### flow/config.mk
export PLATFORM = sky130hd
export DESIGN_NAME = alu_top
export DESIGN_NICKNAME = alu_top
export VERILOG_FILES = /design/flow/design.v
export SDC_FILE = /design/flow/constraint.sdc
export NUM_CORES = 4
export LEC_CHECK = 0
export CAP_MARGIN = 20
export CORE_MARGIN = 2
export CORE_UTILIZATION = 58
export SETUP_SLACK_MARGIN = -0.72
export SLEW_MARGIN = 20
### flow/constraint.sdc
create_clock -name core_clock -period 10.0 [get_ports {clk}]
set_input_delay 2.0000 -clock core_clock [delete_from_list [all_inputs] [get_ports {clk}]]
set_output_delay 2.0000 -clock core_clock [all_outputs]
set_load 0.01 [all_outputs]
### flow/design.v
module alu_top(clk, a, b, op, out, carry_out, over_flow, zero);
input clk;
input [31:0] a, b;
input [2:0] op;
output reg [31:0] out;
output reg carry_out, over_flow, zero;
reg [31:0] a_r, b_r;
reg [2:0] op_r;
wire [31:0] alu_out;
wire alu_carry_out, alu_over_flow, alu_zero;
ALU alu_core(a_r, b_r, op_r, alu_out, alu_carry_out, alu_over_flow, alu_zero);
always @(posedge clk) begin
	a_r <= a;
	b_r <= b;
	op_r <= op;
	out <= alu_out;
	carry_out <= alu_carry_out;
	over_flow <= alu_over_flow;
	zero <= alu_zero;
end
endmodule

module xorgate(a, b, out);
output[31:0] out;
input wire[31:0] a, b;
generate  
genvar index;
for (index = 0; index<32; index = index + 1)
	begin: xorgen
		xor xor1(out[index], a[index], b[index]);
	end
endgenerate
endmodule
module andgate(a, b, out);
output[31:0] out;
input[31:0] a, b;
generate  
genvar index;
for (index = 0; index<32; index = index + 1)
	begin: andgen
		and and1(out[index], a[index], b[index]);  
	end
endgenerate
endmodule
module orgate(a, b, out);
output[31:0] out;
input[31:0] a, b;
generate  
genvar index;
for (index = 0; index<32; index = index + 1)
	begin: orgen
		or or1(out[index], a[index], b[index]);
	end
endgenerate
endmodule
module adder(sum, carryout, a, b, carryin);
output sum, carryout;
input a, b, carryin;
xor sumbit(sum, a, b, carryin);
and bc(b_c, b, carryin);
and ac(a_c, a, carryin);
and ab(a_b, a, b);
or cout(carryout, b_c, a_c, a_b);
endmodule
module adder32Bit(addo, carryout, over_flow, A, B, carry_in);
output[31:0] addo;  
output carryout;  
output over_flow;  
input[31:0] A;  
input[31:0] B;  
input carry_in;
wire[31:0] carry_oarray;
adder adder_init (addo[0], carry_oarray[0], A[0], B[0], carry_in);
adder adder1 (addo[1], carry_oarray[1], A[1], B[1], carry_oarray[0]);
generate  
genvar index;
for (index = 2; index<32; index = index + 1)
	begin: add32b
	adder addergen (addo[index], carry_oarray[index], A[index], B[index], carry_oarray[index-1]);
	end
endgenerate
assign carryout = carry_oarray[31];
wire abxor, abcoutxor;
xor xor1(abxor, A[31], B[31]);
xor xor2(abcoutxor, carryout, abxor);
xor xor3(over_flow, addo[31], abcoutxor);
endmodule 
module slt(sum, overflow, slto);
input[31:0] sum;
input overflow;
output slto;
xor slt_xor(slto, sum[31], overflow);
endmodule
module structuralMultiplexer(out, mux_command, ando, oro, xoro, addo, slto);
output[31:0] out;
input[2:0] mux_command;  
input[31:0] ando;  
input[31:0] oro;  
input[31:0] xoro;  
input[31:0] addo;  
input slto;  
wire[2:0] inv_command;
wire[31:0] enableand, enableor, enablexor, enableadd;  
wire enableslt;  
not notCommand0(inv_command[0], mux_command[0]);  
not notCommand1(inv_command[1], mux_command[1]);
not notCommand2(inv_command[2], mux_command[2]);
and slt_and(enableslt, slto, inv_command[2], mux_command[1], inv_command[0]);
generate
genvar index;
for (index = 0; index<32; index = index + 1)
	begin: muxgen 
		and ando_and(enableand[index], ando[index], inv_command[2], mux_command[1], mux_command[0]);  
		and oro_and(enableor[index], oro[index], mux_command[2], inv_command[1], inv_command[0]);  
		and xoro_and(enablexor[index], xoro[index], inv_command[2], inv_command[1], mux_command[0]);  
		and addo_and(enableadd[index], addo[index], inv_command[2], inv_command[1], inv_command[0]);  
		or or1(out[index], enableand[index],  enableor[index], enablexor[index], enableadd[index], enableslt);  
	end
endgenerate
endmodule
module LUT(mux_command, a_inv, b_inv, carry_in, allow_overflow, addr);
output reg[2:0] mux_command;
output reg a_inv;
output reg b_inv;
output reg carry_in;
output reg allow_overflow;
input[2:0] addr;
always @ (addr) begin
	case(addr)
	3'd0: begin mux_command = 3'b000; a_inv = 0; b_inv = 0; carry_in = 0; allow_overflow = 1; end  
	3'd1: begin mux_command = 3'b000; a_inv = 0; b_inv = 1; carry_in = 1; allow_overflow = 1; end  
	3'd2: begin mux_command = 3'b001; a_inv = 0; b_inv = 0; carry_in = 0; allow_overflow = 1; end  
	3'd3: begin mux_command = 3'b010; a_inv = 0; b_inv = 1; carry_in = 1; allow_overflow = 0; end  
	3'd4: begin mux_command = 3'b011; a_inv = 0; b_inv = 0; carry_in = 0; allow_overflow = 1; end  
	3'd6: begin mux_command = 3'b011; a_inv = 1; b_inv = 1; carry_in = 0; allow_overflow = 1; end  
	3'd7: begin mux_command = 3'b100; a_inv = 0; b_inv = 0; carry_in = 0; allow_overflow = 1; end  
	3'd5: begin mux_command = 3'b100; a_inv = 1; b_inv = 1; carry_in = 0; allow_overflow = 1; end  
default: $display("Please check inputs");
endcase
end
endmodule
module ALU(a, b, addr, out, carry_out, over_flow, zero);
input[31:0] a, b;
input[2:0] addr;  
output[31:0] out;
output carry_out, over_flow, zero;
wire carry_in, b_inv;  
wire a_inv, allow_overflow;  
wire[2:0] mux_command;
wire[31:0] A, B;  
wire[31:0] addo, xoro, ando, oro;
wire slto;
LUT lookuptable(mux_command, a_inv, b_inv, carry_in, allow_overflow, addr);
generate
genvar index;
for (index = 0; index<32; index = index + 1)
	begin: abinv_gen
		xor a_invgen(A[index], a[index], a_inv);  
		xor b_invgen(B[index], b[index], b_inv);  
	end
endgenerate
andgate and_gate(A, B, ando);  
orgate or_gate(A, B, oro);  
xorgate xor_gate(A, B, xoro);  
adder32Bit add_gate(addo, carry_out, over_flow, A, B, carry_in);  
slt slt_gate(addo, over_flow, slto);
and allowoverflow_and(overflow, over_flow, allow_overflow);
structuralMultiplexer mux_structure(out, mux_command, ando, oro, xoro, addo, slto);
wire[31:0] equal;
generate  
genvar index1;
for (index1 = 0; index1 <32; index1 = index1+1)begin
                nor nor1(equal[index1], out[index1], 0);
end
endgenerate
and and1(zero, equal[0], equal[1], equal[2], equal[3],equal[4],equal[5],equal[6],equal[7],equal[8],equal[9],equal[10],equal[11],equal[12],equal[13],equal[14],equal[15],equal[16],equal[17],equal[18],equal[19],equal[20],equal[21],equal[22],equal[23],equal[24],equal[25],equal[26],equal[27],equal[28],equal[29],equal[30],equal[31]);
endmodule
### flow/run.sh
#!/bin/bash
# the make line also repeats each setting of config.mk as NAME=value (left out here)
make -C /OpenROAD-flow-scripts/flow DESIGN_CONFIG=/design/flow/config.mk WORK_HOME=/design/flow/orfs CLKGATE_MAP_FILE= finish
==> flow_summary_export.csv, run 1 <==
group,metric,value,unit
routing,vias,5097,
logic_synthesis,synthesis.instances,641,
worst_setup_path,critPathKind,"reg -> reg",
clock_tree,cts.sink_count,105,
min_path,hold-path-cell-count,5,
power_and_ir_drop,power_switching_share,35.2,%
die,initial_utilization,59.8,%
logic_synthesis,synth.top_cell.area_share,34.1,%
worst_setup_path,arrival,13.73,ns
clock_tree,clk_latency,0.39,ns
worst_setup_path,critical_path_peak_fanout,5,
logic_synthesis,ys_chip_area,6170,sq um
logic_synthesis,top_area_cell,"sky130_fd_sc_hd__dfxtp_1",
global_route,grt_pass1_wl,26000,microns
die,die_w,107,microns
timing,finalHoldViolations,0,
worst_setup_path,r2r-start,"alu_core.a_inv$_SDFF_PN0_",
power_and_ir_drop,powerClk,264,uW
timing,fin_crit_sh,134,%
power_and_ir_drop,combinationalPower,738,uW
cells_and_area,postLayoutCoreUtil,79.0,%
power_and_ir_drop,intPower,972,uW
place,pre_cts_ws,-3.36,ns
min_path,endpoint_of_the_worst_hold_path,"out[19]$_DFF_P_",
logic_synthesis,synthFlopType,"sky130_fd_sc_hd__dfxtp_1",
routing,totalWireLength,17000,microns
cells_and_area,seqCellArea,2110,sq um
min_path,worst_hold_startpoint,"a_r[19]$_DFF_P_",
worst_setup_path,crit_cells,42,
cells_and_area,final-comb-area,3810,sq um
routing,detail_route.drc_violations,0,
worst_setup_path,critical-path-top-cell-by-count,"sky130_fd_sc_hd__fa_2",
cells_and_area,layout-area-overhead-vs-synth,32.2,%
status,violatedChecks,"negative setup slack",
timing,post-route-min-period,13.39,ns
worst_setup_path,setup.worst_path.end,"zero$_DFF_P_",
timing,worstMarginPinSlew,0.823,ns
routing,dr.first_iter.drc_count,332,
worst_setup_path,crit_slowest_cell,"sky130_fd_sc_hd__mux4_2",
logic_synthesis,leading_post_synthesis_cells_by_instance_count,"sky130_fd_sc_hd__dfxtp_1, sky130_fd_sc_hd__inv_1, sky130_fd_sc_hd__ha_1",
logic_synthesis,synthAoiAreaFrac,11.5,%
worst_setup_path,worst_r2r_endpoint,"zero$_DFF_P_",
routing,post_drt_via_cell_ratio,5.50,
logic_synthesis,synthMuxAreaShare,3.61,%
timing,final_max_tran_viols,0,
place,placement.io_buffers,102,
worst_setup_path,timing.critical_path.required,10.35,ns
routing,final_antenna_net_count,0,
place,place.detailed.hpwl,12300,microns
clock_tree,clock_tree_from_tritoncts,"built",
min_path,min-delay-path-class,"reg -> reg",
logic_synthesis,postSynthSeqShare,34.1,%
global_route,overflow_left_after_global_routing,0,
power_and_ir_drop,total_leakage_power,3.78,nW
place,numPlacedInstances,901,
worst_setup_path,path_delay_family,"adder cells",
logic_synthesis,syn-num-nets,808,
logic_synthesis,synth.top_cells.by_area,"sky130_fd_sc_hd__dfxtp_1, sky130_fd_sc_hd__ha_1, sky130_fd_sc_hd__fa_1",
power_and_ir_drop,report.power.total,1.50,mW
die,floorplan.io_pins,103,
clock_tree,clk_transition_reported_paths,0.10,ns
logic_synthesis,ys_warn_count,6,
worst_setup_path,reg2reg_setup_slack,-3.39,ns
die,die_area,11500,sq um
logic_synthesis,yosys.area_share.adder,24.1,%
worst_setup_path,path_buffers,4,
logic_synthesis,synth-xor-area-share,9.23,%
logic_synthesis,netlist_logic_family_top,"adder cells",
die,die_height,107,microns
logic_synthesis,ys_cells,641,
power_and_ir_drop,power.sequential.total,498,uW
clock_tree,cts-hold-fix-buffers,0,
logic_synthesis,syn-mean-instance-area,9.62,sq um
logic_synthesis,synth_top_cell_by_count,"sky130_fd_sc_hd__dfxtp_1",
logic_synthesis,async_reset_ff_share,0,%
run,tool_warnings,65,
worst_setup_path,rr_worst_depth,42,
power_and_ir_drop,power.ir.vdd_worst,0.173,mV
power_and_ir_drop,power.density,184,nW/um^2
die,design.core.area,10300,sq um
timing,fmax,74.7,MHz
timing,hold_ws,0.928,ns
power_and_ir_drop,power.switching,528,uW
logic_synthesis,netlist_area,6170,sq um
global_route,grt_pass1_vias,5142,
logic_synthesis,simple_gate_area_share,10.0,%
status,status,"complete, but fails checks",
cells_and_area,design.final.nets,952,
routing,antenna_cells_inserted,0,
worst_setup_path,setup.worst_path.start_class,"flop",
cells_and_area,fillers,729,
logic_synthesis,synth_flops,105,
power_and_ir_drop,power.combinational.fraction,49.2,%
power_and_ir_drop,p_seq_share,33.2,%
worst_setup_path,cp-end-kind,"flop",
logic_synthesis,enable_flop_cells,0,
cells_and_area,layout.cells.non_filler,926,
place,place_congestion,0.908,
routing,drt_pre_antenna_iters,5,
worst_setup_path,cpPeakStageDelay,0.45,ns
timing,slew_headroom,45.0,%
timing,timing.final.ws_setup,-3.39,ns
power_and_ir_drop,largestPowerGroup,"combinational logic",
logic_synthesis,ys_types,60,
run,maxCapViolations,0,
global_route,grt_max_degree,66,
clock_tree,bufs_on_longest_clock_path,2,
die,rows,37,
timing,final.setup_skew,0.0127,ns
global_route,track_usage,29.9,%
global_route,antenna_found_initial,0,
routing,routed_len_inst,18.3,microns
worst_setup_path,startpoint,"alu_core.a_inv$_SDFF_PN0_",
timing,grt_setup_unrepaired,"yes",
power_and_ir_drop,p_clk_share,17.6,%
clock_tree,root_buffer,"sky130_fd_sc_hd__clkbuf_8",
clock_tree,h_tree_levels,3,
timing,setup_viol_count_final,35,
clock_tree,cts_buffers,9,
==> repair_timing <==
item / in CTS / in global routing
setup buffers: 1 / 11
gates resized: 9 / 23
setup endpoints to repair: 35 / 35
pin swaps: 2 / 8
==> through the flow <==
step	area [sq um]	setup TNS, ns
final	8150	-100.13
after global routing	8150	-105.76
after CTS	8010	-96.82
after detailed placement	7780	-97.47
after global placement	7780	-90.20
after floorplan	6370	-85.07
==> layer usage <==
layer	global-route usage, %	up-vias	routed length, microns
met5	0	-	0
met4	11.6	0	495
met3	5.41	32	1080
met2	51.5	220	8540
met1	37.2	2464	6850
li1	-	2381	-
==> final cells by class <==
class,count,share of cell area [%]
clock buffers,12,1.78
clock inverters,4,0.644
inverters,79,3.64
multi-input cells,419,46.7
flip-flops and latches,105,25.9
well taps,136,2.09
repair buffers,171,19.3
==> inputs of run 2 (changes only) <==
Settings changed: ABC_AREA set to 0, CELL_PAD_IN_SITES_DETAIL_PLACEMENT set to 2, CELL_PAD_IN_SITES_GLOBAL_PLACEMENT set to 3, CORE_ASPECT_RATIO set to 1.76, CORE_MARGIN 2 to 8, CORE_UTILIZATION 58 to 36, CTS_CLUSTER_DIAMETER set to 397, CTS_CLUSTER_SIZE set to 20, GPL_ROUTABILITY_DRIVEN set to 0, MAX_ROUTING_LAYER set to met4, PLACE_DENSITY set to 0.54, SETUP_SLACK_MARGIN -0.72 to 2.4, TNS_END_PERCENT set to 50.
Clock period 10.0 ns to 14.1 ns, I/O delays scaled along.
==> run 2 against run 1 <==
The run now finishes clean. Sequential power is 29% lower. Sequential share of layout area is 0.57 points higher. Critical path depth is 1 higher. Critical path type unchanged. Largest cell class unchanged.
==> flow_summary_export.csv, run 2 <==
group,metric,value,unit
routing,detail_route.drc_violations,0,
die,rows,63,
logic_synthesis,syn-mean-instance-area,9.62,sq um
worst_setup_path,startpoint,"alu_core.a_inv$_SDFF_PN0_",
power_and_ir_drop,power.ir.vdd_worst,0.0625,mV
logic_synthesis,simple_gate_area_share,10.0,%
timing,fin_crit_sh,96.3,%
routing,final_antenna_net_count,0,
min_path,endpoint_of_the_worst_hold_path,"out[9]$_DFF_P_",
power_and_ir_drop,power.switching,403,uW
logic_synthesis,syn-num-nets,808,
logic_synthesis,synthAoiAreaFrac,11.5,%
power_and_ir_drop,largestPowerGroup,"combinational logic",
timing,slew_headroom,47.7,%
logic_synthesis,synth.top_cell.area_share,34.1,%
clock_tree,root_buffer,"sky130_fd_sc_hd__clkbuf_16",
routing,routed_len_inst,21.9,microns
global_route,track_usage,21.1,%
global_route,grt_pass1_vias,5905,
logic_synthesis,yosys.area_share.adder,24.1,%
worst_setup_path,crit_slowest_cell,"sky130_fd_sc_hd__fa_2",
worst_setup_path,critical-path-top-cell-by-count,"sky130_fd_sc_hd__fa_2",
cells_and_area,layout-area-overhead-vs-synth,29.7,%
logic_synthesis,netlist_area,6170,sq um
status,status,"no timing/DRC/antenna violations",
clock_tree,bufs_on_longest_clock_path,2,
die,die_area,21700,sq um
min_path,worst_hold_startpoint,"a_r[9]$_DFF_P_",
global_route,grt_max_degree,66,
die,floorplan.io_pins,103,
worst_setup_path,critical_path_peak_fanout,5,
logic_synthesis,leading_post_synthesis_cells_by_instance_count,"sky130_fd_sc_hd__dfxtp_1, sky130_fd_sc_hd__inv_1, sky130_fd_sc_hd__ha_1",
worst_setup_path,setup.worst_path.end,"zero$_DFF_P_",
worst_setup_path,r2r-start,"alu_core.a_inv$_SDFF_PN0_",
worst_setup_path,critPathKind,"reg -> reg",
timing,grt_setup_unrepaired,"yes",
logic_synthesis,synth-xor-area-share,9.23,%
min_path,min-delay-path-class,"reg -> reg",
logic_synthesis,ys_cells,641,
timing,final_max_tran_viols,0,
worst_setup_path,path_buffers,4,
place,pre_cts_ws,0.498,ns
power_and_ir_drop,power.sequential.total,353,uW
logic_synthesis,synthFlopType,"sky130_fd_sc_hd__dfxtp_1",
timing,setup_tns,0,ns
timing,worstMarginPinSlew,0.783,ns
worst_setup_path,timing.critical_path.required,14.39,ns
logic_synthesis,top_area_cell,"sky130_fd_sc_hd__dfxtp_1",
routing,antenna_cells_inserted,0,
global_route,globalRoute.busiestLayer,"met2",
timing,fmax,73.6,MHz
die,design.core.area,16800,sq um
min_path,hold-path-cell-count,6,
run,maxCapViolations,0,
place,placement.io_buffers,102,
logic_synthesis,ys_types,60,
worst_setup_path,rr_worst_depth,43,
global_route,grt_pass1_wl,33300,microns
logic_synthesis,synthesis.instances,641,
timing,setup_viol_count_final,0,
clock_tree,clk_latency,0.36,ns
routing,drt_pre_antenna_iters,4,
power_and_ir_drop,combinationalPower,503,uW
timing,finalHoldViolations,0,
logic_synthesis,synth.top_cells.by_area,"sky130_fd_sc_hd__dfxtp_1, sky130_fd_sc_hd__ha_1, sky130_fd_sc_hd__fa_1",
logic_synthesis,netlist_logic_family_top,"adder cells",
worst_setup_path,crit_cells,43,
global_route,grt_util_met2,40.4,%
worst_setup_path,worst_r2r_endpoint,"zero$_DFF_P_",
worst_setup_path,path_delay_family,"adder cells",
logic_synthesis,ys_chip_area,6170,sq um
power_and_ir_drop,p_clk_share,23.5,%
power_and_ir_drop,power_switching_share,36.0,%
routing,dr.first_iter.drc_count,162,
logic_synthesis,ys_warn_count,6,
run,tool_warnings,65,
timing,final.setup_skew,0.0154,ns
clock_tree,clock_tree_from_tritoncts,"built",
global_route,antenna_found_initial,0,
die,die_height,190,microns
logic_synthesis,synth_top_cell_by_count,"sky130_fd_sc_hd__dfxtp_1",
global_route,overflow_left_after_global_routing,0,
clock_tree,h_tree_levels,3,
cells_and_area,design.final.nets,904,
global_route,grt_use_met3,3.40,%
power_and_ir_drop,intPower,717,uW
global_route,grt_use_met1,19.4,%
power_and_ir_drop,total_leakage_power,3.60,nW
logic_synthesis,synth_flops,105,
power_and_ir_drop,power.density,140,nW/um^2
place,place.detailed.hpwl,16500,microns
logic_synthesis,synthMuxAreaShare,3.61,%
die,initial_utilization,36.7,%
clock_tree,cts-hold-fix-buffers,0,
die,die_w,115,microns
worst_setup_path,cp-end-kind,"flop",
logic_synthesis,postSynthSeqShare,34.1,%
clock_tree,cts.sink_count,105,
logic_synthesis,async_reset_ff_share,0,%
power_and_ir_drop,power.combinational.fraction,44.9,%
worst_setup_path,cpPeakStageDelay,0.39,ns
clock_tree,clk_transition_reported_paths,0.07,ns
logic_synthesis,enable_flop_cells,0,
clock_tree,cts_buffers,9,
routing,vias,4868,
worst_setup_path,arrival,13.87,ns
power_and_ir_drop,powerClk,263,uW
timing,timing.final.ws_setup,0.516,ns
timing,post-route-min-period,13.58,ns
worst_setup_path,setup.worst_path.start_class,"flop",
worst_setup_path,reg2reg_setup_slack,0.52,ns
routing,post_drt_via_cell_ratio,5.02,
power_and_ir_drop,p_seq_share,31.6,%
routing,totalWireLength,21300,microns
==> run 2: layer usage <==
layer / vias to the layer above / part of all wire [%]
met5: - / 0
met4: 0 / 4.7
met3: 46 / 3.3
met2: 115 / 57
met1: 2427 / 35
li1: 2280 / -
==> run 2: through the flow <==
step / utilization (%) / cells / cell area [sq um] / total power [mW] / hold slack [ns]
global placement: 44.6 / 940 / 7490 / 0.824 / 0.913
CTS: 47.4 / 967 / 7960 / 1.14 / 0.923
detailed placement: 44.6 / 940 / 7490 / 0.840 / 0.929
floorplan: - / 641 / 6350 / 0.633 / 0.657
finish: 47.6 / 969 / 8000 / 1.12 / 0.927
global route: 47.6 / 969 / 8000 / 1.19 / 0.981
==> run 2: layout make-up <==
class	instances	area, sq um
fillers	1802	8790
multi-input cells	419	3800
flip-flops and latches	105	2110
repair buffers	123	1190
inverters	79	297
well taps	227	284
clock buffers	10	239
clock inverters	6	72.6
==> run 2: what timing repair did <==
action | in CTS | in global routing
gates resized | 26 | 4
setup endpoints to repair | 35 | 35
pin swaps | 5 | 3
buffers inserted | 9 | 2
gates cloned | 2 | 0
==> inputs of run 3 (changes only) <==
Settings changed: ABC_AREA 0 to not set, CAP_MARGIN 20 to 0, CELL_PAD_IN_SITES_DETAIL_PLACEMENT 2 to not set, CELL_PAD_IN_SITES_GLOBAL_PLACEMENT 3 to not set, CORE_ASPECT_RATIO 1.76 to 1.45, CORE_MARGIN 8 to 2, CORE_UTILIZATION 36 to 18, CTS_CLUSTER_DIAMETER 397 to 312, CTS_CLUSTER_SIZE 20 to not set, GPL_TIMING_DRIVEN set to 0, MAX_ROUTING_LAYER met4 to not set, PLACE_DENSITY 0.54 to not set, SETUP_SLACK_MARGIN 2.4 to not set, TNS_END_PERCENT 50 to 35.
Clock period 14.1 ns to 17.0 ns, I/O delays scaled along.
==> run 3 against run 2 <==
Highest routed layer unchanged. Clock power down 23%. Sequential cell count stayed put. Sequential power is 17% lower. Largest power group unchanged. Still clean on timing, DRC and antenna. Critical endpoint unchanged. Synthesized cell count stayed put.
==> flow_summary_export.csv, run 3 <==
group,metric,value,unit
timing,slew_headroom,40.0,%
logic_synthesis,synthFlopType,"sky130_fd_sc_hd__dfxtp_1",
timing,final_max_tran_viols,0,
clock_tree,cts_buffers,9,
worst_setup_path,path_delay_family,"adder cells",
run,maxCapViolations,0,
power_and_ir_drop,power.combinational.fraction,43.3,%
worst_setup_path,reg2reg_setup_slack,0.57,ns
die,initial_utilization,18.3,%
routing,totalWireLength,20200,microns
clock_tree,clock_tree_from_tritoncts,"built",
min_path,worst_hold_startpoint,"alu_core.mux_structure.mux_command[2]$_SDFF_PN0_",
power_and_ir_drop,power.ir.vdd_worst,0.0492,mV
logic_synthesis,enable_flop_cells,0,
timing,setup_viol_count_final,0,
global_route,globalRoute.busiestLayer,"met2",
logic_synthesis,synth_top_cell_by_count,"sky130_fd_sc_hd__dfxtp_1",
die,rows,81,
clock_tree,h_tree_levels,3,
clock_tree,root_buffer,"sky130_fd_sc_hd__clkbuf_16",
worst_setup_path,critical-path-top-cell-by-count,"sky130_fd_sc_hd__fa_1",
cells_and_area,finished_cell_area,8120,sq um
logic_synthesis,synth_flops,105,
clock_tree,clk_transition_reported_paths,0.07,ns
logic_synthesis,synthMuxAreaShare,3.61,%
clock_tree,clk_latency,0.37,ns
logic_synthesis,ys_cells,641,
logic_synthesis,netlist_logic_family_top,"adder cells",
die,die_area,35800,sq um
worst_setup_path,critPathKind,"reg -> reg",
worst_setup_path,cp-end-kind,"flop",
global_route,track_usage,11.6,%
cells_and_area,layout.cells.non_filler,1212,
routing,dr.first_iter.drc_count,380,
cells_and_area,fillers,3623,
power_and_ir_drop,total_leakage_power,3.58,nW
worst_setup_path,timing.critical_path.required,17.30,ns
routing,routed_len_inst,16.7,microns
place,place.detailed.hpwl,16400,microns
power_and_ir_drop,report.power.total,876,uW
worst_setup_path,setup.worst_path.end,"zero$_DFF_P_",
global_route,grt_pass1_vias,5176,
logic_synthesis,netlist_area,6170,sq um
min_path,hold-path-cell-count,4,
clock_tree,cts-hold-fix-buffers,0,
logic_synthesis,async_reset_ff_share,0,%
cells_and_area,layout-area-overhead-vs-synth,31.7,%
power_and_ir_drop,power_switching_share,36.0,%
logic_synthesis,synthAoiAreaFrac,11.5,%
run,tool_warnings,60,
timing,worstMarginPinSlew,0.900,ns
power_and_ir_drop,intPower,560,uW
routing,detail_route.drc_violations,0,
place,placement.io_buffers,102,
timing,finalHoldViolations,0,
logic_synthesis,ys_chip_area,6170,sq um
worst_setup_path,path_buffers,5,
worst_setup_path,rr_worst_depth,44,
timing,post-route-min-period,16.43,ns
worst_setup_path,arrival,16.74,ns
power_and_ir_drop,power.sequential.total,294,uW
logic_synthesis,simple_gate_area_share,10.0,%
logic_synthesis,syn-num-nets,808,
logic_synthesis,synth.top_cell.area_share,34.1,%
die,die_height,227,microns
power_and_ir_drop,p_clk_share,23.1,%
global_route,grt_util_met2,20.7,%
clock_tree,cts.sink_count,105,
min_path,endpoint_of_the_worst_hold_path,"out[12]$_DFF_P_",
routing,vias,4804,
worst_setup_path,startpoint,"alu_core.a_inv$_SDFF_PN0_",
die,design.core.area,33700,sq um
place,placed_cell_area,7760,sq um
timing,setup_tns,0,ns
worst_setup_path,setup.worst_path.start_class,"flop",
logic_synthesis,synthesis.instances,641,
die,die_w,158,microns
logic_synthesis,top_area_cell,"sky130_fd_sc_hd__dfxtp_1",
routing,final_antenna_net_count,0,
timing,final.setup_skew,0.00934,ns
logic_synthesis,synth.top_cells.by_area,"sky130_fd_sc_hd__dfxtp_1, sky130_fd_sc_hd__ha_1, sky130_fd_sc_hd__fa_1",
global_route,grt_use_met3,2.12,%
routing,antenna_cells_inserted,0,
logic_synthesis,postSynthSeqShare,34.1,%
routing,drt_pre_antenna_iters,6,
logic_synthesis,leading_post_synthesis_cells_by_instance_count,"sky130_fd_sc_hd__dfxtp_1, sky130_fd_sc_hd__inv_1, sky130_fd_sc_hd__ha_1",
cells_and_area,design.final.nets,918,
power_and_ir_drop,p_seq_share,33.6,%
logic_synthesis,syn-mean-instance-area,9.62,sq um
die,floorplan.io_pins,103,
logic_synthesis,ys_warn_count,6,
timing,fin_crit_sh,96.7,%
logic_synthesis,synth-xor-area-share,9.23,%
worst_setup_path,r2r-start,"alu_core.a_inv$_SDFF_PN0_",
global_route,antenna_found_initial,0,
worst_setup_path,crit_slowest_cell,"sky130_fd_sc_hd__fa_1",
routing,post_drt_via_cell_ratio,3.96,
min_path,min-delay-path-class,"reg -> reg",
power_and_ir_drop,power.density,108,nW/um^2
worst_setup_path,critical_path_peak_fanout,10,
timing,grt_setup_unrepaired,"no",
worst_setup_path,crit_cells,44,
global_route,grt_max_degree,19,
global_route,grt_use_met1,12.8,%
clock_tree,bufs_on_longest_clock_path,2,
place,numPlacedInstances,1199,
power_and_ir_drop,combinationalPower,380,uW
worst_setup_path,worst_r2r_endpoint,"zero$_DFF_P_",
timing,fmax,60.9,MHz
power_and_ir_drop,powerClk,202,uW
power_and_ir_drop,power.switching,316,uW
worst_setup_path,cpPeakStageDelay,0.48,ns
status,status,"no timing/DRC/antenna violations",
global_route,grt_pass1_wl,30100,microns
logic_synthesis,yosys.area_share.adder,24.1,%
logic_synthesis,ys_types,60,
global_route,overflow_left_after_global_routing,0,
power_and_ir_drop,largestPowerGroup,"combinational logic",
==> run 3: cell type report <==
class / instances / area (sq um) / share of cell area (%)
Multi-Input combinational cell: 419 / 3660 / 45.0
Sequential cell: 105 / 2110 / 25.9
Timing Repair Buffer: 102 / 1020 / 12.6
Tap cell: 456 / 571 / 7.02
Inverter: 79 / 297 / 3.65
Clock buffer: 10 / 239 / 2.94
Buffer: 35 / 184 / 2.26
Clock inverter: 6 / 48.8 / 0.601
==> run 3: stage by stage <==
stage               setup WS [ns]  utilization (%)  hold WS, ns
floorplan                    1.14                -        0.657
global placement            -1.33             23.0        0.783
detailed placement          -1.32             23.0        0.783
CTS                        0.0318             24.0        0.798
global route               0.0540             24.1        0.845
finish                      0.567             24.1        0.807
==> run 3: layer usage <==
| layer | wire length, microns | share of wire [%] | up-vias |
|---|---|---|---|
| li1 | - | - | 2304 |
| met1 | 7870 | 39 | 2262 |
| met2 | 10500 | 52 | 191 |
| met3 | 1030 | 5.1 | 47 |
| met4 | 823 | 4.1 | 0 |
| met5 | 0 | 0 | - |
==> run 3: repair_timing <==
item | in CTS | in global routing
setup buffers | 0 | 0
gates resized | 22 | 9
endpoints found under the setup margin | 34 | 15
==> inputs of run 4 (changes only) <==
Settings changed: CAP_MARGIN 0 to 20, CORE_ASPECT_RATIO 1.45 to not set, CORE_UTILIZATION 18 to 16, CTS_CLUSTER_DIAMETER 312 to not set, GPL_ROUTABILITY_DRIVEN 0 to not set, GPL_TIMING_DRIVEN 0 to not set, TNS_END_PERCENT 35 to not set.
Clock period 17.0 ns to 15.1 ns, I/O delays scaled along.
==> run 4 against run 3 <==
Cell area is 2.2% higher. Synthesized cell count stayed put. First-iteration DRC count is 14% lower. Wire length is 3.0% lower. Synthesized area stayed put. Die size is 12% higher. Critical endpoint unchanged. Clock-buffer cell count is 3 higher. Non-clock buffer count is 2 lower. Register-to-register slack worse by 0.05 ns. Worst setup slack worse by 0.053 ns.
==> flow_summary_export.csv, run 4 <==
group,metric,value,unit
worst_setup_path,path_delay_family,"adder cells",
logic_synthesis,leading_post_synthesis_cells_by_instance_count,"sky130_fd_sc_hd__dfxtp_1, sky130_fd_sc_hd__inv_1, sky130_fd_sc_hd__ha_1",
cells_and_area,layout-area-overhead-vs-synth,34.5,%
timing,final.setup_skew,0.0105,ns
logic_synthesis,synth-xor-area-share,9.23,%
clock_tree,root_buffer,"sky130_fd_sc_hd__clkbuf_16",
clock_tree,cts.repair_timing.setup_buffer_count,0,
global_route,track_usage,9.78,%
routing,antenna_cells_inserted,0,
routing,dr.first_iter.drc_count,327,
min_path,worst_hold_startpoint,"a_r[9]$_DFF_P_",
logic_synthesis,syn-mean-instance-area,9.62,sq um
logic_synthesis,yosys.area_share.adder,24.1,%
timing,fmax,68.6,MHz
run,maxCapViolations,0,
power_and_ir_drop,total_leakage_power,3.62,nW
worst_setup_path,critical_path_peak_fanout,4,
logic_synthesis,synth_top_cell_by_count,"sky130_fd_sc_hd__dfxtp_1",
worst_setup_path,arrival,14.89,ns
logic_synthesis,top_area_cell,"sky130_fd_sc_hd__dfxtp_1",
die,initial_utilization,16.3,%
die,die_area,40100,sq um
timing,timing.final.ws_setup,0.513,ns
clock_tree,cts.sink_count,105,
logic_synthesis,ys_warn_count,6,
power_and_ir_drop,power.density,121,nW/um^2
logic_synthesis,ys_cells,641,
worst_setup_path,r2r-start,"alu_core.a_inv$_SDFF_PN0_",
routing,vias,4686,
die,design.core.area,37800,sq um
worst_setup_path,path_buffers,4,
timing,grt_setup_unrepaired,"no",
min_path,hold-path-cell-count,6,
cells_and_area,finished_cell_area,8300,sq um
worst_setup_path,timing.critical_path.required,15.41,ns
die,rows,71,
timing,fin_crit_sh,96.6,%
power_and_ir_drop,report.power.total,1.01,mW
place,pre_cts_ws,-0.396,ns
logic_synthesis,syn-num-nets,808,
worst_setup_path,setup.worst_path.start_class,"flop",
power_and_ir_drop,p_seq_share,33.0,%
clock_tree,h_tree_levels,3,
logic_synthesis,synthesis.instances,641,
timing,post-route-min-period,14.59,ns
routing,routed_len_inst,15.5,microns
power_and_ir_drop,intPower,653,uW
logic_synthesis,synth.top_cells.by_area,"sky130_fd_sc_hd__dfxtp_1, sky130_fd_sc_hd__ha_1, sky130_fd_sc_hd__fa_1",
global_route,overflow_left_after_global_routing,0,
global_route,antenna_found_initial,0,
routing,totalWireLength,19600,microns
worst_setup_path,critical-path-top-cell-by-count,"sky130_fd_sc_hd__fa_2",
status,status,"no timing/DRC/antenna violations",
routing,drt_pre_antenna_iters,6,
logic_synthesis,async_reset_ff_share,0,%
logic_synthesis,synth_flops,105,
worst_setup_path,critPathKind,"reg -> reg",
routing,detail_route.drc_violations,0,
timing,final_max_tran_viols,0,
logic_synthesis,netlist_logic_family_top,"adder cells",
power_and_ir_drop,power_switching_share,35.2,%
min_path,endpoint_of_the_worst_hold_path,"out[9]$_DFF_P_",
cells_and_area,postLayoutCoreUtil,21.9,%
logic_synthesis,ys_chip_area,6170,sq um
logic_synthesis,enable_flop_cells,0,
power_and_ir_drop,combinationalPower,449,uW
worst_setup_path,rr_worst_depth,43,
logic_synthesis,synthFlopType,"sky130_fd_sc_hd__dfxtp_1",
timing,finalHoldViolations,0,
power_and_ir_drop,power.combinational.fraction,44.5,%
global_route,grt_pass1_vias,4987,
die,die_w,200,microns
place,placed_cell_area,7950,sq um
power_and_ir_drop,powerClk,226,uW
worst_setup_path,reg2reg_setup_slack,0.51,ns
power_and_ir_drop,power.switching,355,uW
run,tool_warnings,60,
cells_and_area,design.final.nets,916,
global_route,grt_pass1_wl,29800,microns
logic_synthesis,ys_types,60,
global_route,grt_max_degree,66,
power_and_ir_drop,power.ir.vdd_worst,0.0549,mV
clock_tree,cts_buffers,9,
worst_setup_path,cpPeakStageDelay,0.46,ns
timing,setup_viol_count_final,0,
clock_tree,cts-hold-fix-buffers,0,
worst_setup_path,worst_r2r_endpoint,"zero$_DFF_P_",
worst_setup_path,startpoint,"alu_core.a_inv$_SDFF_PN0_",
clock_tree,clock_tree_from_tritoncts,"built",
routing,post_drt_via_cell_ratio,3.70,
logic_synthesis,simple_gate_area_share,10.0,%
worst_setup_path,crit_slowest_cell,"sky130_fd_sc_hd__fa_1",
worst_setup_path,setup.worst_path.end,"zero$_DFF_P_",
logic_synthesis,netlist_area,6170,sq um
logic_synthesis,synthAoiAreaFrac,11.5,%
logic_synthesis,synth.top_cell.area_share,34.1,%
min_path,min-delay-path-class,"reg -> reg",
die,die_height,200,microns
timing,worstMarginPinSlew,0.937,ns
routing,final_antenna_net_count,0,
die,floorplan.io_pins,103,
worst_setup_path,crit_cells,43,
power_and_ir_drop,power.sequential.total,333,uW
clock_tree,clk_transition_reported_paths,0.07,ns
logic_synthesis,synthMuxAreaShare,3.61,%
timing,slew_headroom,37.5,%
clock_tree,bufs_on_longest_clock_path,2,
place,place_congestion,0.858,
timing,setup_tns,0,ns
clock_tree,clk_latency,0.36,ns
power_and_ir_drop,p_clk_share,22.5,%
worst_setup_path,cp-end-kind,"flop",
logic_synthesis,postSynthSeqShare,34.1,%
power_and_ir_drop,largestPowerGroup,"combinational logic",
place,place.detailed.hpwl,15400,microns
place,placement.io_buffers,102,
## run 4: metrics by stage
stage	hold slack, ns	std cells
finish	0.891	1265
global route	0.967	1265
CTS	0.908	1265
detailed placement	0.892	1249
global placement	0.874	1249
floorplan	0.657	641
## run 4: area by class of cell
class / instances / area [sq um]
repair buffers: 135 / 1270
clock inverters: 3 / 23.8
fillers: 4167 / 29500
well taps: 511 / 639
flip-flops and latches: 105 / 2110
multi-input cells: 419 / 3700
inverters: 79 / 297
clock buffers: 13 / 260
## run 4: routing by layer
layer  wire length [microns]  global-route usage (%)  vias to the layer above
li1                        -                       -                     2296
met1                    9140                    12.7                     2234
met2                    9040                    16.0                      137
met3                    1060                    2.65                       19
met4                     338                    2.65                        0
met5                       0                       0                        -
## run 4: timing repair
item                       CTS  global route
pin swaps                    1             1
resized                     10            13
setup endpoints to repair   29            27
==> inputs of run 5 (changes only) <==
Settings changed: ABC_AREA set to 0, CAP_MARGIN 20 to 10, CELL_PAD_IN_SITES_DETAIL_PLACEMENT set to 0, CELL_PAD_IN_SITES_GLOBAL_PLACEMENT set to 0, CORE_ASPECT_RATIO set to 0.99, CORE_UTILIZATION 16 to 72, CTS_CLUSTER_DIAMETER set to 397, CTS_CLUSTER_SIZE set to 20, GPL_ROUTABILITY_DRIVEN set to 0, HOLD_SLACK_MARGIN set to -0.08, MAX_ROUTING_LAYER set to met4, PLACE_DENSITY set to 0.67, SETUP_SLACK_MARGIN set to -0.81, TNS_END_PERCENT set to 50.
Clock period 15.1 ns to 8.2 ns, I/O delays scaled along.
==> run 5 against run 4 <==
The run now fails in clock tree synthesis. Synthesized cell count unchanged. Synthesized area unchanged. Die size decreased by 77%.
==> flow_summary_export.csv, run 5 <==
group,metric,value,unit
status,status,"aborted with a tool error",
status,stop_stage,"clock tree synthesis",
status,stop_error,"[ERROR DPL-0033] detailed placement checks failed during check placement.",
logic_synthesis,ys_types,60,
logic_synthesis,leading_post_synthesis_cells_by_instance_count,"sky130_fd_sc_hd__dfxtp_1, sky130_fd_sc_hd__inv_1, sky130_fd_sc_hd__ha_1",
logic_synthesis,synthAoiAreaFrac,11.5,%
logic_synthesis,ys_cells,641,
logic_synthesis,synthMuxAreaShare,3.61,%
die,die_area,9320,sq um
logic_synthesis,enable_flop_cells,0,
die,design.core.area,8300,sq um
logic_synthesis,postSynthSeqShare,34.1,%
logic_synthesis,netlist_logic_family_top,"adder cells",
logic_synthesis,top_area_cell,"sky130_fd_sc_hd__dfxtp_1",
logic_synthesis,synth_flops,105,
logic_synthesis,netlist_area,6170,sq um
die,die_height,96.1,microns
logic_synthesis,synth.top_cell.area_share,34.1,%
die,initial_utilization,74.3,%
die,floorplan.io_pins,103,
logic_synthesis,synthFlopType,"sky130_fd_sc_hd__dfxtp_1",
logic_synthesis,synth-xor-area-share,9.23,%
logic_synthesis,async_reset_ff_share,0,%
logic_synthesis,syn-num-nets,808,
logic_synthesis,synth.top_cells.by_area,"sky130_fd_sc_hd__dfxtp_1, sky130_fd_sc_hd__ha_1, sky130_fd_sc_hd__fa_1",
logic_synthesis,simple_gate_area_share,10.0,%
place,place.detailed.hpwl,15800,microns
logic_synthesis,syn-mean-instance-area,9.62,sq um
die,rows,33,
logic_synthesis,synth_top_cell_by_count,"sky130_fd_sc_hd__dfxtp_1",
logic_synthesis,synthesis.instances,641,
logic_synthesis,ys_warn_count,6,
logic_synthesis,ys_chip_area,6170,sq um
place,placement.io_buffers,102,
die,die_w,97.0,microns
logic_synthesis,yosys.area_share.adder,24.1,%
## run 5: per-stage QoR
stage	area [sq um]	instances	worst slack, ns	setup TNS [ns]	hold WS, ns
2_1_floorplan	6350	641	-4.71	-148.08	0.657
3_3_place_gp	7830	884	-4.74	-150.48	0.851
3_5_place_dp	7830	884	-5.28	-167.76	0.895
==> inputs of run 6 (changes only) <==
Settings changed: CAP_MARGIN 10 to 20, CELL_PAD_IN_SITES_GLOBAL_PLACEMENT 0 to not set, CORE_ASPECT_RATIO 0.99 to not set, CORE_UTILIZATION 72 to 63, CTS_CLUSTER_DIAMETER 397 to not set, CTS_CLUSTER_SIZE 20 to not set, GPL_ROUTABILITY_DRIVEN 0 to not set, HOLD_SLACK_MARGIN -0.08 to not set, MAX_ROUTING_LAYER met4 to not set, MIN_ROUTING_LAYER set to met2, PLACE_DENSITY 0.67 to not set, PLACE_DENSITY_LB_ADDON set to 0.06, SETUP_SLACK_MARGIN -0.81 to -0.3, TNS_END_PERCENT 50 to not set.
Clock period 8.2 ns to 19.7 ns, I/O delays scaled along.
==> run 6 against run 5 <==
Now clean on timing, DRC and antenna. Synthesized area did not move. Synthesized cell count did not move. Die size rose by 14%.
==> flow_summary_export.csv, run 6 <==
group,metric,value,unit
status,status,"no timing/DRC/antenna violations",
worst_setup_path,critPathKind,"reg -> reg",
worst_setup_path,arrival,17.54,ns
power_and_ir_drop,combinationalPower,323,uW
worst_setup_path,crit_cells,42,
power_and_ir_drop,power_switching_share,36.5,%
power_and_ir_drop,total_leakage_power,3.48,nW
clock_tree,clk_latency,0.40,ns
power_and_ir_drop,power.switching,268,uW
routing,vias,6725,
clock_tree,cts.sink_count,105,
logic_synthesis,synth_top_cell_by_count,"sky130_fd_sc_hd__dfxtp_1",
clock_tree,post_cts_resize_count,0,
worst_setup_path,path_delay_family,"adder cells",
die,die_w,103,microns
logic_synthesis,ys_types,60,
logic_synthesis,synth-xor-area-share,9.23,%
global_route,grt_pass1_wl,25400,microns
worst_setup_path,reg2reg_setup_slack,2.52,ns
clock_tree,cts_buffers,9,
power_and_ir_drop,largestPowerGroup,"combinational logic",
logic_synthesis,synth_flops,105,
clock_tree,cts.repair_timing.setup_buffer_count,0,
timing,worstMarginPinSlew,0.860,ns
clock_tree,h_tree_levels,3,
place,place_congestion,0.964,
routing,post_drt_via_cell_ratio,7.77,
power_and_ir_drop,powerClk,157,uW
logic_synthesis,postSynthSeqShare,34.1,%
power_and_ir_drop,power.density,98.0,nW/um^2
die,rows,36,
worst_setup_path,crit_slowest_cell,"sky130_fd_sc_hd__nand2b_1",
logic_synthesis,ys_cells,641,
timing,setup_viol_count_final,0,
die,design.core.area,9640,sq um
worst_setup_path,critical-path-top-cell-by-count,"sky130_fd_sc_hd__fa_1",
worst_setup_path,critical_path_peak_fanout,32,
clock_tree,cts-hold-fix-buffers,0,
die,die_height,103,microns
global_route,grt_pass1_vias,7514,
logic_synthesis,ys_warn_count,6,
die,initial_utilization,64.0,%
routing,drt_pre_antenna_iters,41,
logic_synthesis,synthMuxAreaShare,3.61,%
worst_setup_path,worst_r2r_endpoint,"zero$_DFF_P_",
worst_setup_path,timing.critical_path.required,20.06,ns
logic_synthesis,ys_chip_area,6170,sq um
run,tool_warnings,60,
run,maxCapViolations,0,
logic_synthesis,simple_gate_area_share,10.0,%
logic_synthesis,syn-num-nets,808,
routing,totalWireLength,16300,microns
worst_setup_path,setup.worst_path.start_class,"flop",
timing,setup_tns,0,ns
power_and_ir_drop,power.combinational.fraction,44.1,%
worst_setup_path,cp-end-kind,"flop",
logic_synthesis,synth.top_cell.area_share,34.1,%
logic_synthesis,async_reset_ff_share,0,%
cells_and_area,design.final.nets,889,
logic_synthesis,top_area_cell,"sky130_fd_sc_hd__dfxtp_1",
min_path,min-delay-path-class,"reg -> reg",
min_path,endpoint_of_the_worst_hold_path,"out[3]$_DFF_P_",
clock_tree,clk_transition_reported_paths,0.11,ns
logic_synthesis,netlist_logic_family_top,"adder cells",
logic_synthesis,yosys.area_share.adder,24.1,%
logic_synthesis,synth.top_cells.by_area,"sky130_fd_sc_hd__dfxtp_1, sky130_fd_sc_hd__ha_1, sky130_fd_sc_hd__fa_1",
logic_synthesis,synthAoiAreaFrac,11.5,%
die,die_area,10600,sq um
timing,post-route-min-period,17.18,ns
routing,routed_len_inst,18.9,microns
timing,slew_headroom,42.6,%
timing,grt_setup_unrepaired,"no",
routing,dr.first_iter.drc_count,1575,
power_and_ir_drop,p_clk_share,21.4,%
worst_setup_path,setup.worst_path.end,"zero$_DFF_P_",
worst_setup_path,cpPeakStageDelay,0.65,ns
global_route,track_usage,47.3,%
min_path,worst_hold_startpoint,"b_r[3]$_DFF_P_",
min_path,hold-path-cell-count,5,
cells_and_area,layout-area-overhead-vs-synth,21.4,%
worst_setup_path,startpoint,"alu_core.a_inv$_SDFF_PN0_",
global_route,overflow_left_after_global_routing,0,
worst_setup_path,path_buffers,4,
global_route,antenna_found_initial,1,
timing,final.setup_skew,0.0135,ns
die,floorplan.io_pins,103,
logic_synthesis,enable_flop_cells,0,
timing,fmax,58.2,MHz
power_and_ir_drop,power.ir.vdd_worst,0.0735,mV
power_and_ir_drop,p_seq_share,34.6,%
routing,detail_route.drc_violations,0,
routing,final_antenna_net_count,0,
timing,finalHoldViolations,0,
logic_synthesis,syn-mean-instance-area,9.62,sq um
clock_tree,root_buffer,"sky130_fd_sc_hd__clkbuf_8",
timing,final_max_tran_viols,0,
logic_synthesis,synthesis.instances,641,
logic_synthesis,leading_post_synthesis_cells_by_instance_count,"sky130_fd_sc_hd__dfxtp_1, sky130_fd_sc_hd__inv_1, sky130_fd_sc_hd__ha_1",
clock_tree,clock_tree_from_tritoncts,"built",
worst_setup_path,rr_worst_depth,42,
logic_synthesis,synthFlopType,"sky130_fd_sc_hd__dfxtp_1",
power_and_ir_drop,intPower,466,uW
clock_tree,bufs_on_longest_clock_path,2,
place,place.detailed.hpwl,11500,microns
place,placement.io_buffers,102,
global_route,grt_max_degree,66,
logic_synthesis,netlist_area,6170,sq um
power_and_ir_drop,power.sequential.total,254,uW
timing,hold_ws,0.911,ns
timing,fin_crit_sh,87.2,%
worst_setup_path,r2r-start,"alu_core.a_inv$_SDFF_PN0_",
run 6: through the flow:
stage	setup WS, ns	util (%)	cells	cell area [sq um]	total power, mW
after floorplan	3.84	-	641	6170	0.441
after global placement	3.35	75.1	844	7240	0.553
after detailed placement	3.00	75.1	844	7240	0.562
after CTS	2.93	77.5	860	7470	0.718
after global routing	2.10	77.7	865	7490	0.771
final	2.52	77.7	865	7490	0.734
run 6: final cells by class:
| type | count | area (sq um) |
|---|---|---|
| Clock buffer | 10 | 138 |
| Sequential cell | 105 | 2110 |
| Antenna cell | 5 | 12.5 |
| Clock inverter | 6 | 95.1 |
| Multi-Input combinational cell | 419 | 3600 |
| Tap cell | 133 | 166 |
| Timing Repair Buffer | 108 | 1070 |
| Fill cell | 675 | 2150 |
| Inverter | 79 | 297 |
run 6: layer usage:
layer | track usage, % | vias up | wire length (microns)
met2 | 56.3 | 1857 | 7960
met1 | - | 2320 | 0
met3 | 61.8 | 297 | 6460
met4 | 11.9 | 8 | 1780
met5 | 26.0 | - | 154
li1 | - | 2243 | -
==> inputs of run 7 (changes only) <==
Settings changed: ABC_AREA 0 to 1, CAP_MARGIN 20 to 10, CELL_PAD_IN_SITES_DETAIL_PLACEMENT 0 to 1, CORE_ASPECT_RATIO set to 0.77, CORE_MARGIN 2 to 10, CORE_UTILIZATION 63 to 40, CTS_CLUSTER_SIZE set to 43, GPL_TIMING_DRIVEN set to 1, HOLD_SLACK_MARGIN set to 0.18, PLACE_DENSITY_LB_ADDON 0.06 to not set, SETUP_SLACK_MARGIN -0.3 to 1.86, SLEW_MARGIN 20 to 25, TNS_END_PERCENT set to 95.
Clock period 19.7 ns to 12.6 ns, I/O delays scaled along.
==> run 7 against run 6 <==
Largest power group unchanged. Largest cell class unchanged. Now fails the layout checks on negative setup slack. Wire length rose by 19%. Maximum frequency rose by 31%. Cell area rose by 7.5%. First-iteration DRC count fell by 16%. Critical endpoint unchanged. Critical path depth rose by 1. Register-to-register slack got worse by 3.0 ns.
==> flow_summary_export.csv, run 7 <==
group,metric,value,unit
place,placement.io_buffers,102,
routing,antenna_cells_inserted,0,
run,maxCapViolations,0,
power_and_ir_drop,p_seq_share,31.6,%
min_path,worst_hold_startpoint,"alu_core.mux_structure.mux_command[0]$_DFF_P_",
worst_setup_path,cp-end-kind,"flop",
die,floorplan.io_pins,103,
power_and_ir_drop,power.density,157,nW/um^2
power_and_ir_drop,powerClk,319,uW
cells_and_area,fillers,1708,
worst_setup_path,critical_path_peak_fanout,3,
logic_synthesis,ys_types,28,
timing,worstMarginPinSlew,0.974,ns
worst_setup_path,path_buffers,3,
clock_tree,clk_latency,0.37,ns
timing,fmax,76.3,MHz
timing,final_max_tran_viols,0,
worst_setup_path,crit_slowest_cell,"sky130_fd_sc_hd__fa_2",
logic_synthesis,postSynthSeqShare,35.3,%
clock_tree,bufs_on_longest_clock_path,2,
logic_synthesis,synth-xor-area-share,9.55,%
worst_setup_path,r2r-start,"b_r[0]$_DFF_P_",
place,place_congestion,0.883,
logic_synthesis,synthAoiAreaFrac,4.70,%
timing,finalHoldViolations,0,
min_path,hold-path-cell-count,4,
routing,post_drt_via_cell_ratio,6.66,
logic_synthesis,syn-mean-instance-area,8.64,sq um
routing,routed_len_inst,19.0,microns
worst_setup_path,crit_cells,43,
timing,post-route-min-period,13.10,ns
worst_setup_path,reg2reg_setup_slack,-0.50,ns
logic_synthesis,netlist_logic_family_top,"adder cells",
global_route,grt_max_degree,42,
power_and_ir_drop,p_clk_share,25.3,%
cells_and_area,design.final.nets,980,
routing,dr.first_iter.drc_count,1319,
clock_tree,cts-hold-fix-buffers,0,
logic_synthesis,synthMuxAreaShare,0,%
logic_synthesis,async_reset_ff_share,0,%
timing,timing.final.ws_setup,-0.502,ns
die,die_height,127,microns
clock_tree,clock_tree_from_tritoncts,"built",
clock_tree,root_buffer,"sky130_fd_sc_hd__clkbuf_16",
worst_setup_path,startpoint,"b_r[0]$_DFF_P_",
logic_synthesis,leading_post_synthesis_cells_by_instance_count,"sky130_fd_sc_hd__nand2_1, sky130_fd_sc_hd__dfxtp_1, sky130_fd_sc_hd__inv_1",
routing,detail_route.drc_violations,0,
logic_synthesis,ys_warn_count,6,
die,die_w,159,microns
power_and_ir_drop,power_switching_share,35.8,%
worst_setup_path,arrival,13.42,ns
worst_setup_path,setup.worst_path.start_class,"flop",
worst_setup_path,setup.worst_path.end,"zero$_DFF_P_",
logic_synthesis,synth_top_cell_by_count,"sky130_fd_sc_hd__nand2_1",
timing,grt_setup_unrepaired,"yes",
routing,final_antenna_net_count,0,
worst_setup_path,cpPeakStageDelay,0.42,ns
logic_synthesis,syn-num-nets,857,
routing,totalWireLength,19400,microns
logic_synthesis,synth.top_cell.area_share,35.3,%
clock_tree,clk_transition_reported_paths,0.07,ns
worst_setup_path,worst_r2r_endpoint,"zero$_DFF_P_",
worst_setup_path,critPathKind,"reg -> reg",
worst_setup_path,path_delay_family,"adder cells",
clock_tree,h_tree_levels,3,
logic_synthesis,enable_flop_cells,0,
timing,fin_crit_sh,104,%
status,violatedChecks,"negative setup slack",
power_and_ir_drop,intPower,811,uW
power_and_ir_drop,power.switching,452,uW
die,design.core.area,14700,sq um
global_route,grt_pass1_vias,7934,
routing,drt_pre_antenna_iters,7,
logic_synthesis,netlist_area,5960,sq um
logic_synthesis,ys_chip_area,5960,sq um
global_route,overflow_left_after_global_routing,0,
logic_synthesis,synth_flops,105,
status,status,"complete, but fails checks",
logic_synthesis,synthesis.instances,690,
run,tool_warnings,63,
logic_synthesis,top_area_cell,"sky130_fd_sc_hd__dfxtp_1",
power_and_ir_drop,largestPowerGroup,"combinational logic",
logic_synthesis,simple_gate_area_share,16.4,%
clock_tree,cts_buffers,9,
cells_and_area,layout-area-overhead-vs-synth,35.1,%
global_route,track_usage,28.7,%
logic_synthesis,yosys.area_share.adder,24.9,%
die,initial_utilization,40.4,%
worst_setup_path,rr_worst_depth,43,
min_path,endpoint_of_the_worst_hold_path,"out[19]$_DFF_P_",
timing,hold_ws,0.844,ns
worst_setup_path,critical-path-top-cell-by-count,"sky130_fd_sc_hd__fa_2",
timing,setup_viol_count_final,31,
power_and_ir_drop,combinationalPower,545,uW
die,die_area,20200,sq um
timing,slew_headroom,35.0,%
clock_tree,cts.sink_count,105,
logic_synthesis,ys_cells,690,
global_route,antenna_found_initial,0,
logic_synthesis,synth.top_cells.by_area,"sky130_fd_sc_hd__dfxtp_1, sky130_fd_sc_hd__ha_1, sky130_fd_sc_hd__fa_1",
die,rows,39,
place,place.detailed.hpwl,13800,microns
power_and_ir_drop,power.sequential.total,399,uW
power_and_ir_drop,total_leakage_power,3.71,nW
timing,setup_tns,-3.49,ns
routing,vias,6811,
timing,final.setup_skew,0.0106,ns
power_and_ir_drop,power.ir.vdd_worst,0.0741,mV
worst_setup_path,timing.critical_path.required,12.92,ns
power_and_ir_drop,power.combinational.fraction,43.2,%
global_route,grt_pass1_wl,29900,microns
min_path,min-delay-path-class,"reg -> reg",
logic_synthesis,synthFlopType,"sky130_fd_sc_hd__dfxtp_1",
-- run 7: metrics by stage --
step                      util (%)  total power [mW]  instance area, sq um  instances  setup WS, ns
final                         54.6              1.26                  8050       1023        -0.502
after global routing          54.6              1.34                  8050       1023        -0.686
after CTS                     53.2              1.22                  7850       1015        -0.268
after detailed placement      50.2             0.888                  7390        993        -0.306
after global placement        50.2             0.856                  7390        993       -0.0137
after floorplan                  -             0.680                  6140        690         0.274
-- run 7: final cells by class --
| class | count | area (sq um) | area share [%] |
|---|---|---|---|
| clock buffer | 11 | 243 | 3.01 |
| clock inverter | 5 | 86.3 | 1.07 |
| inverter | 101 | 379 | 4.71 |
| multi-input combinational | 455 | 3600 | 44.8 |
| sequential | 105 | 2110 | 26.2 |
| tap | 205 | 256 | 3.19 |
| timing repair buffer | 141 | 1380 | 17.1 |
-- run 7: timing repair --
action,in CTS,in global routing
cloned,1,0
gates resized,22,39
endpoints found under the setup margin,35,35
setup buffers,5,8
pin swaps,4,6
-- run 7: metal layers --
metal	vias to the layer above	global-route usage (%)	wire (microns)
met1	2404	-	0
met4	9	5.17	1450
met2	1836	34.5	10200
li1	2325	-	-
met3	237	37.6	7580
met5	-	10.3	185
==> inputs of run 8 (changes only) <==
Settings changed: CAP_MARGIN 10 to 20, CELL_PAD_IN_SITES_DETAIL_PLACEMENT 1 to not set, CORE_ASPECT_RATIO 0.77 to not set, CORE_MARGIN 10 to 2, CORE_UTILIZATION 40 to 68, CTS_CLUSTER_DIAMETER set to 380, CTS_CLUSTER_SIZE 43 to 16, GPL_TIMING_DRIVEN 1 to not set, HOLD_SLACK_MARGIN 0.18 to not set, MIN_ROUTING_LAYER met2 to not set, PLACE_DENSITY_LB_ADDON set to 0.2, SETUP_SLACK_MARGIN 1.86 to 2.09, SLEW_MARGIN 25 to 20, TNS_END_PERCENT 95 to not set.
Clock period 12.6 ns to 7.89 ns, I/O delays scaled along.
==> run 8 against run 7 <==
Still fails the layout checks on negative setup slack. Power is 47% higher. Global-route usage is 9.3 points higher. Largest power group unchanged. Critical endpoint unchanged. Register-to-register slack lost 4.5 ns.
==> flow_summary_export.csv, run 8 <==
group,metric,value,unit
status,status,"complete, but fails checks",
status,violatedChecks,"negative setup slack",
clock_tree,h_tree_levels,3,
clock_tree,clock_tree_from_tritoncts,"built",
place,place.detailed.hpwl,11900,microns
clock_tree,bufs_on_longest_clock_path,2,
logic_synthesis,leading_post_synthesis_cells_by_instance_count,"sky130_fd_sc_hd__nand2_1, sky130_fd_sc_hd__dfxtp_1, sky130_fd_sc_hd__inv_1",
min_path,hold-path-cell-count,3,
clock_tree,cts.sink_count,105,
place,placement.io_buffers,102,
routing,antenna_cells_inserted,0,
global_route,overflow_left_after_global_routing,0,
worst_setup_path,reg2reg_setup_slack,-5.00,ns
die,die_area,9530,sq um
clock_tree,clk_latency,0.38,ns
global_route,grt_pass1_vias,5869,
power_and_ir_drop,total_leakage_power,3.72,nW
power_and_ir_drop,power.density,237,nW/um^2
die,design.core.area,8590,sq um
timing,worstMarginPinSlew,0.832,ns
worst_setup_path,path_delay_family,"adder cells",
cells_and_area,postLayoutCoreUtil,90.9,%
logic_synthesis,ys_chip_area,5960,sq um
logic_synthesis,synthMuxAreaShare,0,%
logic_synthesis,simple_gate_area_share,16.4,%
worst_setup_path,arrival,13.21,ns
logic_synthesis,synth.top_cells.by_area,"sky130_fd_sc_hd__dfxtp_1, sky130_fd_sc_hd__ha_1, sky130_fd_sc_hd__fa_1",
power_and_ir_drop,power.switching,665,uW
global_route,track_usage,38.0,%
logic_synthesis,synthAoiAreaFrac,4.70,%
worst_setup_path,critical_path_peak_fanout,10,
global_route,grt_max_degree,41,
die,die_height,97.6,microns
worst_setup_path,r2r-start,"b_r[0]$_DFF_P_",
power_and_ir_drop,power.sequential.total,636,uW
routing,totalWireLength,18000,microns
power_and_ir_drop,largestPowerGroup,"combinational logic",
run,tool_warnings,64,
power_and_ir_drop,power.ir.vdd_worst,0.146,mV
global_route,antenna_found_initial,0,
place,place_congestion,0.933,
timing,finalHoldViolations,0,
clock_tree,clk_transition_reported_paths,0.11,ns
routing,dr.first_iter.drc_count,496,
worst_setup_path,worst_r2r_endpoint,"zero$_DFF_P_",
logic_synthesis,synth.top_cell.area_share,35.3,%
timing,fmax,77.6,MHz
timing,fin_crit_sh,163,%
worst_setup_path,rr_worst_depth,45,
clock_tree,cts_buffers,9,
timing,final.setup_skew,0.0116,ns
logic_synthesis,enable_flop_cells,0,
logic_synthesis,ys_warn_count,6,
logic_synthesis,postSynthSeqShare,35.3,%
logic_synthesis,top_area_cell,"sky130_fd_sc_hd__dfxtp_1",
worst_setup_path,cpPeakStageDelay,0.40,ns
clock_tree,cts-hold-fix-buffers,0,
worst_setup_path,crit_slowest_cell,"sky130_fd_sc_hd__fa_2",
min_path,worst_hold_startpoint,"b_r[31]$_DFF_P_",
timing,post-route-min-period,12.89,ns
place,placed_cell_area,7500,sq um
worst_setup_path,timing.critical_path.required,8.20,ns
routing,drt_pre_antenna_iters,7,
timing,hold_ws,0.857,ns
logic_synthesis,yosys.area_share.adder,24.9,%
logic_synthesis,synthesis.instances,690,
logic_synthesis,synth-xor-area-share,9.55,%
logic_synthesis,ys_types,28,
power_and_ir_drop,powerClk,365,uW
worst_setup_path,crit_cells,45,
min_path,endpoint_of_the_worst_hold_path,"carry_out$_DFF_P_",
worst_setup_path,setup.worst_path.end,"zero$_DFF_P_",
worst_setup_path,critical-path-top-cell-by-count,"sky130_fd_sc_hd__fa_2",
logic_synthesis,netlist_logic_family_top,"adder cells",
worst_setup_path,setup.worst_path.start_class,"flop",
worst_setup_path,critPathKind,"reg -> reg",
logic_synthesis,synth_flops,105,
logic_synthesis,ys_cells,690,
logic_synthesis,syn-num-nets,857,
logic_synthesis,netlist_area,5960,sq um
timing,grt_setup_unrepaired,"yes",
global_route,grt_pass1_wl,28300,microns
die,floorplan.io_pins,103,
worst_setup_path,startpoint,"b_r[0]$_DFF_P_",
cells_and_area,design.final.nets,999,
power_and_ir_drop,combinationalPower,854,uW
timing,timing.final.ws_setup,-5.00,ns
routing,final_antenna_net_count,0,
routing,post_drt_via_cell_ratio,5.79,
cells_and_area,finished_cell_area,7810,sq um
logic_synthesis,synth_top_cell_by_count,"sky130_fd_sc_hd__nand2_1",
worst_setup_path,cp-end-kind,"flop",
power_and_ir_drop,intPower,1.19,mW
min_path,min-delay-path-class,"reg -> reg",
logic_synthesis,syn-mean-instance-area,8.64,sq um
place,numPlacedInstances,924,
worst_setup_path,path_buffers,4,
die,initial_utilization,69.3,%
die,die_w,97.6,microns
die,rows,34,
run,maxCapViolations,0,
routing,routed_len_inst,19.1,microns
routing,vias,5462,
logic_synthesis,synthFlopType,"sky130_fd_sc_hd__dfxtp_1",
clock_tree,root_buffer,"sky130_fd_sc_hd__clkbuf_8",
power_and_ir_drop,power.combinational.fraction,46.0,%
cells_and_area,layout.cells.non_filler,943,
timing,final_max_tran_viols,0,
timing,slew_headroom,44.5,%
cells_and_area,layout-area-overhead-vs-synth,31.1,%
power_and_ir_drop,power_switching_share,35.8,%
routing,detail_route.drc_violations,0,
power_and_ir_drop,p_clk_share,19.7,%
timing,setup_viol_count_final,35,
logic_synthesis,async_reset_ff_share,0,%
power_and_ir_drop,p_seq_share,34.3,%
==> run 8: cell type report <==
cell class                 count  area (sq um)
fill                         366           781
inverter                     101           379
clock buffer                   9           124
sequential                   105          2110
tap                          108           135
timing repair buffer         161          1500
clock inverter                 5          81.3
multi-input combinational    454          3490
==> run 8: layer usage <==
| layer | up-vias | track usage (%) | share of wire [%] |
|---|---|---|---|
| met4 | 0 | 24.8 | 7.5 |
| met1 | 2545 | 38.5 | 33 |
| li1 | 2372 | - | - |
| met3 | 155 | 9.64 | 8.7 |
| met2 | 390 | 68.6 | 51 |
| met5 | - | 0 | 0 |
==> run 8: what timing repair did <==
item | 4_1_cts | 5_1_grt
pin swaps | 6 | 5
buffers inserted | 3 | 2
resized | 17 | 6
endpoints found under the setup margin | 35 | 35
==> run 8: stage by stage <==
| stage | power [mW] | TNS [ns] | setup slack [ns] |
|---|---|---|---|
| final | 1.85 | -161.44 | -5.00 |
| after global routing | 1.94 | -169.50 | -5.32 |
| after floorplan | 1.09 | -145.88 | -4.44 |
| after CTS | 1.82 | -158.95 | -4.93 |
| after detailed placement | 1.43 | -157.83 | -4.91 |
| after global placement | 1.37 | -150.57 | -4.65 |
Power figures rest on the tool's default switching activity, not on a simulated workload.
